== before ==
Design Remoto, start of the top module:
module Remoto(clk,rst,entrada,comando,su,sd,suB,sdB,saida_1,saida1_1,saida2_1,soma_result_1,sinal_A,sinal_B);
For scale: roughly 2200 cells after synthesis, roughly 150 flip-flops, roughly 71 I/O pins, ~14000 sq um of cells after synthesis.
export LEC_CHECK = 0
export ABC_AREA = 1
export CAP_MARGIN = 15
export CORE_MARGIN = 2
export CORE_UTILIZATION = 71
export CTS_CLUSTER_DIAMETER = 196
export CTS_CLUSTER_SIZE = 15
export GPL_ROUTABILITY_DRIVEN = 1
export MAX_ROUTING_LAYER = met4
export PLACE_DENSITY_LB_ADDON = 0.04
export SETUP_SLACK_MARGIN = -0.44
export SLEW_MARGIN = 5
create_clock -name core_clock -period 6.12 [get_ports {clk}]
run.sh (not shown) runs the stock make flow with config.mk's settings and CLKGATE_MAP_FILE=.
[flow] before | stages: complete | final checks: fail | reason: negative setup slack
Changes in after relative to before:
Settings: removing MAX_ROUTING_LAYER (formerly met4); changing SLEW_MARGIN from 5 to 20; removing GPL_ROUTABILITY_DRIVEN (formerly 1); removing PLACE_DENSITY_LB_ADDON (formerly 0.04); changing CAP_MARGIN from 15 to 20; removing CTS_CLUSTER_DIAMETER (formerly 196); removing SETUP_SLACK_MARGIN (formerly -0.44); removing CTS_CLUSTER_SIZE (formerly 15); removing ABC_AREA (formerly 1); changing CORE_UTILIZATION from 71 to 59; changing the clock period (ns, I/O delays scaled along) from 6.12 to 6.18.
==> comparison <==
after: all stages done; final checks FAILED (negative setup slack). Diff before -> after | share of the core filled with cells | decrease of 8.1 points. On final cell count, the lower figure sits with after, not before. after: highest net fanout along the worst path 5 below before. Comparing before and after, final hold slack is lower on after.


Starting RTL as in the previous note.
Design Remoto, start of the top module:
module Remoto(clk,rst,entrada,comando,su,sd,suB,sdB,saida_1,saida1_1,saida2_1,soma_result_1,sinal_A,sinal_B);
parameter inicia            = 2'b00;   
parameter inicia_1          = 2'b01;    
parameter leitura           = 2'b10; 
parameter zera_B    = 3'b010;
parameter zera_tudo = 3'b011;
parameter soma      = 3'b100;
parameter sub       = 3'b101;
parameter muda_sinal= 3'b110;
parameter  DESLIGADO = 0;
parameter  ESPERA = 1;
parameter limite_um      =  4095; 
parameter lid_zero      =  3594;  
parameter  RECEBE_A_DEZ = 2;
parameter  RECEBE_A_UNI = 3;
parameter  MUDA_SINAL_A = 4;
parameter  RECEBE_A_DEZ_B = 5;
parameter  RECEBE_A_UNI_B = 6;
parameter  MUDA_SINAL_B = 7;
parameter  ZERA_TUDO = 8;	
parameter lid_um  			=  3281;  
parameter tempo_zero      =  648;
parameter tempo_bit  =  312;
input         clk;      
input         rst;
input         entrada;    
output reg [7:0] comando;
output reg[6:0] su;
  ...
export LEC_CHECK = 0
export CAP_MARGIN = 5
export CELL_PAD_IN_SITES_DETAIL_PLACEMENT = 2
export CORE_ASPECT_RATIO = 0.59
export CORE_MARGIN = 2
export CORE_UTILIZATION = 31
export GPL_ROUTABILITY_DRIVEN = 0
export GPL_TIMING_DRIVEN = 0
export HOLD_SLACK_MARGIN = 0.26
export MIN_ROUTING_LAYER = met1
export PLACE_DENSITY_LB_ADDON = 0.05
export SETUP_SLACK_MARGIN = 3.57
export SLEW_MARGIN = 5
export TNS_END_PERCENT = 90
create_clock -name core_clock -period 12.7 [get_ports {clk}]
Then changed:
==> flow/config.mk (replaced) <==
export PLATFORM = sky130hd
export DESIGN_NAME = Remoto
export DESIGN_NICKNAME = Remoto
export VERILOG_FILES = /design/flow/design.v
export SDC_FILE = /design/flow/constraint.sdc
export NUM_CORES = 4
export LEC_CHECK = 0
export CAP_MARGIN = 20
export CORE_MARGIN = 2
export CORE_UTILIZATION = 71
export SLEW_MARGIN = 20
==> flow/constraint.sdc (replaced) <==
create_clock -name core_clock -period 11.0 [get_ports {clk}]
set_input_delay 2.2000 -clock core_clock [delete_from_list [all_inputs] [get_ports {clk}]]
set_output_delay 2.2000 -clock core_clock [all_outputs]
set_load 0.01 [all_outputs]
Routed wire length goes down by about 35%.
Via count goes down by 5.8%.
Power goes up by 9.9%.
Setup slack loses 3100 ps.
Sequential power goes up by about 15%.
Clock power goes up by about 6%.
Area after synthesis is unchanged.
Die area goes down by about 56%.
Register-to-register slack loses 1100 ps.
Sequential cell count is unchanged.
Cell count goes down by 18%.
Then changed:
--- a/flow/config.mk
+++ b/flow/config.mk
@@ -7,0 +8 @@
+export ABC_AREA = 1
@@ -10 +11 @@
-export CORE_UTILIZATION = 71
+export CORE_UTILIZATION = 70
==> flow/constraint.sdc (replaced) <==
create_clock -name core_clock -period 7.17 [get_ports {clk}]
set_input_delay 1.4340 -clock core_clock [delete_from_list [all_inputs] [get_ports {clk}]]
set_output_delay 1.4340 -clock core_clock [all_outputs]
set_load 0.01 [all_outputs]
What happened:
- The changed run passed the timing, DRC and antenna checks
- hold slack gains 12 ps
- setup slack got worse by 520 ps
- design area came out higher by 6.4%


Remoto again, from the RTL that the note above started with.
clock: 6.12 ns
lec_check: 0
abc_area: 1
cap_margin: 15
core_margin: 2
core_utilization: 71
cts_cluster_diameter: 204
cts_cluster_size: 15
gpl_routability_driven: 1
max_routing_layer: met4
place_density_lb_addon: 0.04
slew_margin: 20
The starting point ended with an error in global routing (5_1_grt).
Edit:
--- a/flow/config.mk
+++ b/flow/config.mk
@@ -11,7 +11,7 @@
 export CORE_UTILIZATION = 71
-export CTS_CLUSTER_DIAMETER = 204
-export CTS_CLUSTER_SIZE = 15
-export GPL_ROUTABILITY_DRIVEN = 1
-export MAX_ROUTING_LAYER = met4
+export CTS_CLUSTER_DIAMETER = 198
+export CTS_CLUSTER_SIZE = 59
+export GPL_ROUTABILITY_DRIVEN = 0
 export PLACE_DENSITY_LB_ADDON = 0.04
+export SETUP_SLACK_MARGIN = 0.26
 export SLEW_MARGIN = 20
==> flow/constraint.sdc (replaced) <==
create_clock -name core_clock -period 7.27 [get_ports {clk}]
set_input_delay 1.4540 -clock core_clock [delete_from_list [all_inputs] [get_ports {clk}]]
set_output_delay 1.4540 -clock core_clock [all_outputs]
set_load 0.01 [all_outputs]
=>
- With this change the flow completed without violations
- synthesized area does not change
- die size stays the same
- synthesized cell count stays the same
Edit:
==> flow/config.mk (replaced) <==
export PLATFORM = sky130hd
export DESIGN_NAME = Remoto
export DESIGN_NICKNAME = Remoto
export VERILOG_FILES = /design/flow/design.v
export SDC_FILE = /design/flow/constraint.sdc
export NUM_CORES = 4
export LEC_CHECK = 0
export CAP_MARGIN = 20
export CORE_MARGIN = 2
export CORE_UTILIZATION = 40
export SLEW_MARGIN = 20
==> flow/constraint.sdc (replaced) <==
create_clock -name core_clock -period 11.0 [get_ports {clk}]
set_input_delay 2.2000 -clock core_clock [delete_from_list [all_inputs] [get_ports {clk}]]
set_output_delay 2.2000 -clock core_clock [all_outputs]
set_load 0.01 [all_outputs]
- setup slack gains 280 ps
- hold slack degrades by 14 ps
- cell area decreases by about 5.6%
- register-to-register slack improves by 3500 ps
- total power shrinks by about 34%
- clock power falls by 34%
- sequential share of layout area grows by 0.99 points
- non-clock buffer count went down by 42
Edit:
--- a/flow/config.mk
+++ b/flow/config.mk
@@ -9,3 +9,3 @@
 export CORE_MARGIN = 2
-export CORE_UTILIZATION = 40
+export CORE_UTILIZATION = 64
 export SLEW_MARGIN = 20
==> flow/constraint.sdc (replaced) <==
create_clock -name core_clock -period 6.02 [get_ports {clk}]
set_input_delay 1.2040 -clock core_clock [delete_from_list [all_inputs] [get_ports {clk}]]
set_output_delay 1.2040 -clock core_clock [all_outputs]
set_load 0.01 [all_outputs]
Result: This time the run completed, yet does not pass: negative setup slack. Register-to-register slack is worse by 5200 ps. Global-route usage climbs by 14 points. Clock skew hardly moves.
Edit:
--- a/flow/config.mk
+++ b/flow/config.mk
@@ -7,5 +7,7 @@
 export LEC_CHECK = 0
+export ABC_AREA = 1
 export CAP_MARGIN = 20
 export CORE_MARGIN = 2
-export CORE_UTILIZATION = 64
+export CORE_UTILIZATION = 68
+export CTS_CLUSTER_DIAMETER = 221
 export SLEW_MARGIN = 20
==> flow/constraint.sdc (replaced) <==
create_clock -name core_clock -period 6.18 [get_ports {clk}]
set_input_delay 1.2360 -clock core_clock [delete_from_list [all_inputs] [get_ports {clk}]]
set_output_delay 1.2360 -clock core_clock [all_outputs]
set_load 0.01 [all_outputs]
Outcome:
- The new run reached the layout checks and failed them: negative setup slack
- die area went down by a few percent
- clock skew hardly moves
- routed wire length went up by a quarter to a third
- count of clock-buffer cells in the layout went up by 2
- sequential share of layout area went down by 0.12 points
- hold slack gains 25 ps
Edit:
--- a/flow/config.mk
+++ b/flow/config.mk
@@ -7,7 +7,6 @@
 export LEC_CHECK = 0
-export ABC_AREA = 1
 export CAP_MARGIN = 20
 export CORE_MARGIN = 2
-export CORE_UTILIZATION = 68
-export CTS_CLUSTER_DIAMETER = 221
+export CORE_UTILIZATION = 70
+export CTS_CLUSTER_SIZE = 47
 export SLEW_MARGIN = 20
==> flow/constraint.sdc (replaced) <==
create_clock -name core_clock -period 6.02 [get_ports {clk}]
set_input_delay 1.2040 -clock core_clock [delete_from_list [all_inputs] [get_ports {clk}]]
set_output_delay 1.2040 -clock core_clock [all_outputs]
set_load 0.01 [all_outputs]
- The new run produced a layout that fails on negative setup slack
- worst setup slack gets worse by 830 ps
- cell count drops by 13%
- register-to-register slack degrades by 650 ps
- routed wire length rose by 16%


Starting RTL as in the previous note.
make LEC_CHECK=0 ABC_AREA=1 CAP_MARGIN=20 CELL_PAD_IN_SITES_DETAIL_PLACEMENT=0 CORE_ASPECT_RATIO=1.39 CORE_MARGIN=2 CORE_UTILIZATION=40 CTS_CLUSTER_SIZE=28 SLEW_MARGIN=20 finish   # period 14.0 ns
Edit:
--- a/flow/config.mk
+++ b/flow/config.mk
@@ -8,8 +8,10 @@
 export ABC_AREA = 1
 export CAP_MARGIN = 20
-export CELL_PAD_IN_SITES_DETAIL_PLACEMENT = 0
-export CORE_ASPECT_RATIO = 1.39
 export CORE_MARGIN = 2
-export CORE_UTILIZATION = 40
-export CTS_CLUSTER_SIZE = 28
+export CORE_UTILIZATION = 56
+export CTS_CLUSTER_DIAMETER = 381
+export CTS_CLUSTER_SIZE = 98
+export PLACE_DENSITY = 0.35
+export SETUP_SLACK_MARGIN = -0.62
 export SLEW_MARGIN = 20
+export TNS_END_PERCENT = 15
Effect: The changed run completed without violations; clock skew stays flat; worst hold slack gains 5.4 ps; sequential power is about the same; clock-buffer cell count decreases by 1.
No activity file was given, so power comes from the tool's default toggle rates.
